Design sensor_if, start of the top module:
module sensor_if(input sens_active,reset,clk,output passed);
Size in the first run: ~1,100 cells after synthesis, about 4 I/O pins, about 9300 um2 of cells after synthesis.
==> flow/config.mk <==
export PLATFORM = sky130hd
export DESIGN_NAME = sensor_if
export DESIGN_NICKNAME = sensor_if
export VERILOG_FILES = /design/flow/design.v
export SDC_FILE = /design/flow/constraint.sdc
export NUM_CORES = 4
export LEC_CHECK = 0
export CAP_MARGIN = 20
export CORE_MARGIN = 2
export CORE_UTILIZATION = 72
export CTS_CLUSTER_DIAMETER = 44
export CTS_CLUSTER_SIZE = 40
export HOLD_SLACK_MARGIN = -0.1
export SETUP_SLACK_MARGIN = 1.09
export SLEW_MARGIN = 20
==> flow/constraint.sdc <==
create_clock -name core_clock -period 4.48 [get_ports {clk}]
set_input_delay 0.8960 -clock core_clock [delete_from_list [all_inputs] [get_ports {clk}]]
set_output_delay 0.8960 -clock core_clock [all_outputs]
set_load 0.01 [all_outputs]
run.sh (not shown) runs the stock make flow with config.mk's settings and CLKGATE_MAP_FILE=.
The baseline completed without violations.
Next try:
Settings changed: ABC_AREA set to 1, CORE_UTILIZATION 72 to 70, CTS_CLUSTER_DIAMETER 44 to unset, CTS_CLUSTER_SIZE 40 to unset, HOLD_SLACK_MARGIN -0.1 to unset, SETUP_SLACK_MARGIN 1.09 to unset.
Clock period 4.48 ns to 1.46 ns, I/O delays scaled along.
Cell area rises by 77%.
Total power increases to 4.2 times its value.
Critical path depth is higher by 5.
Routed wire length went up by 140%.
Utilization fell by 0.41 points.
Register-to-register slack got worse by 2400 ps.
Worst hold slack improves by 44 ps.
Non-clock buffer count came out higher by 91.
Flip-flop count stays the same.
Die area climbs by 72%.
Area after synthesis is higher by 70%.
Next try:
Settings changed: ABC_AREA 1 to unset, CORE_UTILIZATION 70 to 18.
Clock period 1.46 ns to 6.12 ns, I/O delays scaled along.
Effect:
- core utilization shrinks by 58 points
- worst setup slack improves by 3000 ps
- synthesized area shrinks by about 40%
- total power shrinks by about 80%
- critical path depth shrinks by 5
Next try:
Settings changed: ABC_AREA set to 1, CORE_UTILIZATION 18 to 70.
Clock period 6.12 ns to 1.43 ns, I/O delays scaled along.
The new run finished with timing, DRC and antenna clean.
Final area rises by 66%.
Register-to-register slack is worse by 3800 ps.
Via count rises by 140%.
Setup slack is worse by 3100 ps.
Total power rises to 5.9 times its value.


== onyx ==
sensor_if again, from the RTL that the note above started with.
==> flow/design.v (excerpt) <==
module sensor_if(input sens_active,reset,clk,output passed);
Settings: LEC_CHECK=0, ABC_AREA=0, CAP_MARGIN=20, CELL_PAD_IN_SITES_GLOBAL_PLACEMENT=3, CORE_ASPECT_RATIO=1.8, CORE_MARGIN=3, CORE_UTILIZATION=40, CTS_CLUSTER_DIAMETER=190, CTS_CLUSTER_SIZE=22, GPL_ROUTABILITY_DRIVEN=0, HOLD_SLACK_MARGIN=0.14, MAX_ROUTING_LAYER=met4, SLEW_MARGIN=20, TNS_END_PERCENT=5; clock period 3.37 ns.
The inputs of yarrow differ from those of onyx as listed below.
Settings: HOLD_SLACK_MARGIN removed (was 0.14); ABC_AREA changed from 0 to 1; CORE_UTILIZATION changed from 40 to 72; CELL_PAD_IN_SITES_GLOBAL_PLACEMENT removed (was 3); CORE_ASPECT_RATIO removed (was 1.8); MAX_ROUTING_LAYER removed (was met4); CORE_MARGIN changed from 3 to 2; CTS_CLUSTER_SIZE removed (was 22); CTS_CLUSTER_DIAMETER removed (was 190); GPL_ROUTABILITY_DRIVEN removed (was 0); TNS_END_PERCENT removed (was 5); the clock period (ns, I/O delays scaled along) changed from 3.37 to 1.48.
[summary]
When yarrow is set beside onyx, its total global-route track usage turns out to be 16 points larger.
Between yarrow and onyx, it is yarrow whose number of buffers created by CTS is higher, by 14.
Share of the clock period used by the worst path after layout for yarrow is higher than for onyx.
## Diff of input files: quartz against yarrow
Settings: CORE_UTILIZATION changed from 72 to 40; ABC_AREA removed (was 1); the clock period (ns, I/O delays scaled along) changed from 1.48 to 5.0.
==> results <==
- Per the comparison of quartz with yarrow, area after synthesis fell by 41%; part of the cycle the worst path needs fell by 46 points; area growth from synthesis to layout fell by 0.69 points; synthesized flop and latch total stayed essentially flat; cell-internal power fell by about 80%.
- The synthesized cell count of quartz is lower than that of yarrow.
- For quartz, the endpoint of the most critical setup path was shift_reg[199]$_SDFFE_PP0P_, unlike yarrow, where it was passed.
- A start-to-end type of the worst setup path of register to output port is what yarrow shows, while input pin to register belongs to quartz.
- Going from yarrow to quartz, vias after detailed routing shrank by more than half.
#### Input delta (raven over quartz)
Settings: a change of CORE_UTILIZATION from 40 to 72; an added PLACE_DENSITY of 0.95; an added SETUP_SLACK_MARGIN of 0.22; a change of the clock period (ns, I/O delays scaled along) from 5.0 to 1.43.
==> results <==
- raven: complete, dirty (negative setup slack)
- For quartz, the worst min-delay path category was register to register, unlike raven, where it was input pin to register.
- Start point of the critical path = sens_active: quartz; start point of the critical path = uninterupted$_SDFF_PP0_: raven
- [compare] base=quartz new=raven: final non-filler cell area increased by about 13% relative to the old numbers; final worst hold slack decreased by 0.38 ns relative to the old numbers; final estimated routing congestion in global placement increased by about 10% relative to the old numbers; top fanout value on the critical path decreased by 43 relative to the old numbers.


== run 1 ==
sensor_if again, from the RTL that the note above started with.
clock: 1.45 ns
lec_check: 0
cap_margin: 20
core_margin: 2
core_utilization: 72
cts_cluster_diameter: 292
cts_cluster_size: 10
hold_slack_margin: 0.29
place_density_lb_addon: 0.01
setup_slack_margin: 0.08
slew_margin: 20
In run 1 the implementation completed, yet the final layout does not meet the checks, the culprit being setup timing.
For run 2, these inputs were changed with respect to run 1:
- a deleted HOLD_SLACK_MARGIN that had been 0.29
- a deleted SETUP_SLACK_MARGIN that had been 0.08
- an added ABC_AREA of 1
- a deleted PLACE_DENSITY_LB_ADDON that had been 0.01
- a deleted CTS_CLUSTER_SIZE that had been 10
- a deleted CTS_CLUSTER_DIAMETER that had been 292
- a change of the clock period (ns, I/O delays scaled along) from 1.45 to 1.43
Notes after the runs:
- Run 2 went all the way through the flow, and no timing, DRC or antenna check failed.
- The design area of run 2 exceeds that of run 1 by 52%.
- Cmp run 2 and run 1 / non-clock buffering overhead in the final layout / higher: run 1
- Going from run 1 to run 2, setup slack on the worst flop-to-flop path grows by 0.22 ns.
--- input diff run 2..run 3 ---
- PLACE_DENSITY now 0.4, previously not set
- SETUP_SLACK_MARGIN now 0.19, previously not set
- ABC_AREA no longer set, was 1
==> comparison <==
The end of the critical path comes out shift_reg[22] in one run and shift_reg[171] in the other, namely in run 3 and run 2 respectively. Side by side, met3 usage in global routing turned out higher in run 3 than in run 2. NOTE: combined area of all synthesized cells in run 3 falls short of that of run 2. Run 2 -> run 3: count of TritonRoute iterations in the first routing pass flat. Every stage of run 3 finished as expected; the final checks, on the other hand, flagged setup timing, which means the layout fails. The lower logic area came out of run 3. Max freq run 2 -> run 3: degraded.


== v39 ==
sensor_if again, from the RTL that the note above started with.
Settings: LEC_CHECK=0, CAP_MARGIN=20, CORE_MARGIN=2, CORE_UTILIZATION=70, CTS_CLUSTER_SIZE=40, HOLD_SLACK_MARGIN=-0.1, SETUP_SLACK_MARGIN=1.09, SLEW_MARGIN=20; clock period 3.83 ns.
v39 | status: complete | timing, DRC, antenna: pass
The inputs of v4 differ from those of v39 as listed below.
Settings: ABC_AREA newly set to 1; HOLD_SLACK_MARGIN removed (was -0.1); SETUP_SLACK_MARGIN removed (was 1.09); CTS_CLUSTER_SIZE removed (was 40); CORE_UTILIZATION changed from 70 to 72; the clock period (ns, I/O delays scaled along) changed from 3.83 to 1.46.
==> comparison <==
v4 ended up with dfxtp_2 as its highest-delay cell along the critical path; v39 ended up with and2b_4. Summary of v4 over v39: utilization higher, number of logic gates rose 1269, flop share of the area down 22 points, peak supply drop moved up, combined flip-flop and latch cell area held. The power number comes out higher for v4 vs v39. Compared to v39, the router laid down more metal wire for v4. v4 ended up with a higher global-route total usage across every layer than v39 did.
Changes in v33 relative to v4:
Settings: ABC_AREA no longer set, was 1; CORE_UTILIZATION now 36, was 72; the clock period (ns, I/O delays scaled along) now 2.57, was 1.46.
### Flow results
For the count of buffers not belonging to the clock network in the layout, v33 came in 72 lower than v4 did. The final reports for v33 and v4 show clock power share higher in the former. Compared with v4, v33 improves wire length of the first global-routing pass. On clock insertion delay at the later pin of the skew report, v4 and v33 are basically level. Summary: with v4 as the reference, post-synthesis cell count from yosys in v33 moved down by more than half. In v33, detailed placement HPWL is lower than in v4. From v4 to v33 the numbers moved as follows: combinational fraction of the cell area now smaller; final area now smaller; post-synthesis to final-layout area growth now larger.


Starting RTL as in the previous note.
clock: 1.48 ns
lec_check: 0
abc_area: 0
cap_margin: 0
cell_pad_in_sites_detail_placement: 1
core_aspect_ratio: 1.41
core_margin: 3
core_utilization: 17
cts_cluster_diameter: 23
cts_cluster_size: 26
gpl_routability_driven: 1
gpl_timing_driven: 0
max_routing_layer: met5
place_density: 0.67
slew_margin: 0
tns_end_percent: 80
The starting point completed and failed the layout checks on negative setup slack.
Edit:
ABC_AREA = 1   (was 0)
CAP_MARGIN = 20   (was 0)
CELL_PAD_IN_SITES_DETAIL_PLACEMENT = not set   (was 1)
CORE_ASPECT_RATIO = not set   (was 1.41)
CORE_MARGIN = 2   (was 3)
CORE_UTILIZATION = 72   (was 17)
CTS_CLUSTER_DIAMETER = not set   (was 23)
CTS_CLUSTER_SIZE = not set   (was 26)
GPL_ROUTABILITY_DRIVEN = not set   (was 1)
GPL_TIMING_DRIVEN = not set   (was 0)
MAX_ROUTING_LAYER = not set   (was met5)
PLACE_DENSITY = not set   (was 0.67)
SLEW_MARGIN = 20   (was 0)
TNS_END_PERCENT = not set   (was 80)
clock period = 1.49 ns   (was 1.48 ns; I/O delays follow)
After rerunning:
- This time the run passed the timing, design-rule and antenna checks
- wire length grows by about a fifth
- sequential power increases by roughly a tenth
- sequential cell count stays the same
- clock skew fell by 7.2 ps
- total power rose slightly
Edit:
ABC_AREA = not set   (was 1)
CORE_UTILIZATION = 40   (was 72)
clock period = 2.57 ns   (was 1.49 ns; I/O delays follow)
After rerunning: Clock power came out lower by 46%. Routed wire length decreases by 55%. Cell area falls by 41%. Count of clock-buffer cells in the layout goes down by 5. Final cell count fell by 54%. Utilization is lower by 35 points. Global-route usage came out lower by 18 points. Die area rises by 5.6%.
Edit:
ABC_AREA = 1   (was not set)
CELL_PAD_IN_SITES_GLOBAL_PLACEMENT = 3   (was not set)
CTS_CLUSTER_DIAMETER = 89   (was not set)
clock period = 1.91 ns   (was 2.57 ns; I/O delays follow)
The changed run died in 3_1_place_gp_skip_io (GPL-0301).
Die area grows by about 70%.
Synthesized cell count climbs by 150%.
Synthesized area came out higher by 70%.
Edit:
CELL_PAD_IN_SITES_GLOBAL_PLACEMENT = not set   (was 3)
CORE_UTILIZATION = 62   (was 40)
CTS_CLUSTER_DIAMETER = not set   (was 89)
CTS_CLUSTER_SIZE = 100   (was not set)
TNS_END_PERCENT = 10   (was not set)
clock period = 3.78 ns   (was 1.91 ns; I/O delays follow)
Result: With this change the flow ran to the end with no violations; synthesized area is unchanged; die size drops by 35%; synthesized cell count stays the same.
Power is estimated from default activity; no workload was simulated.
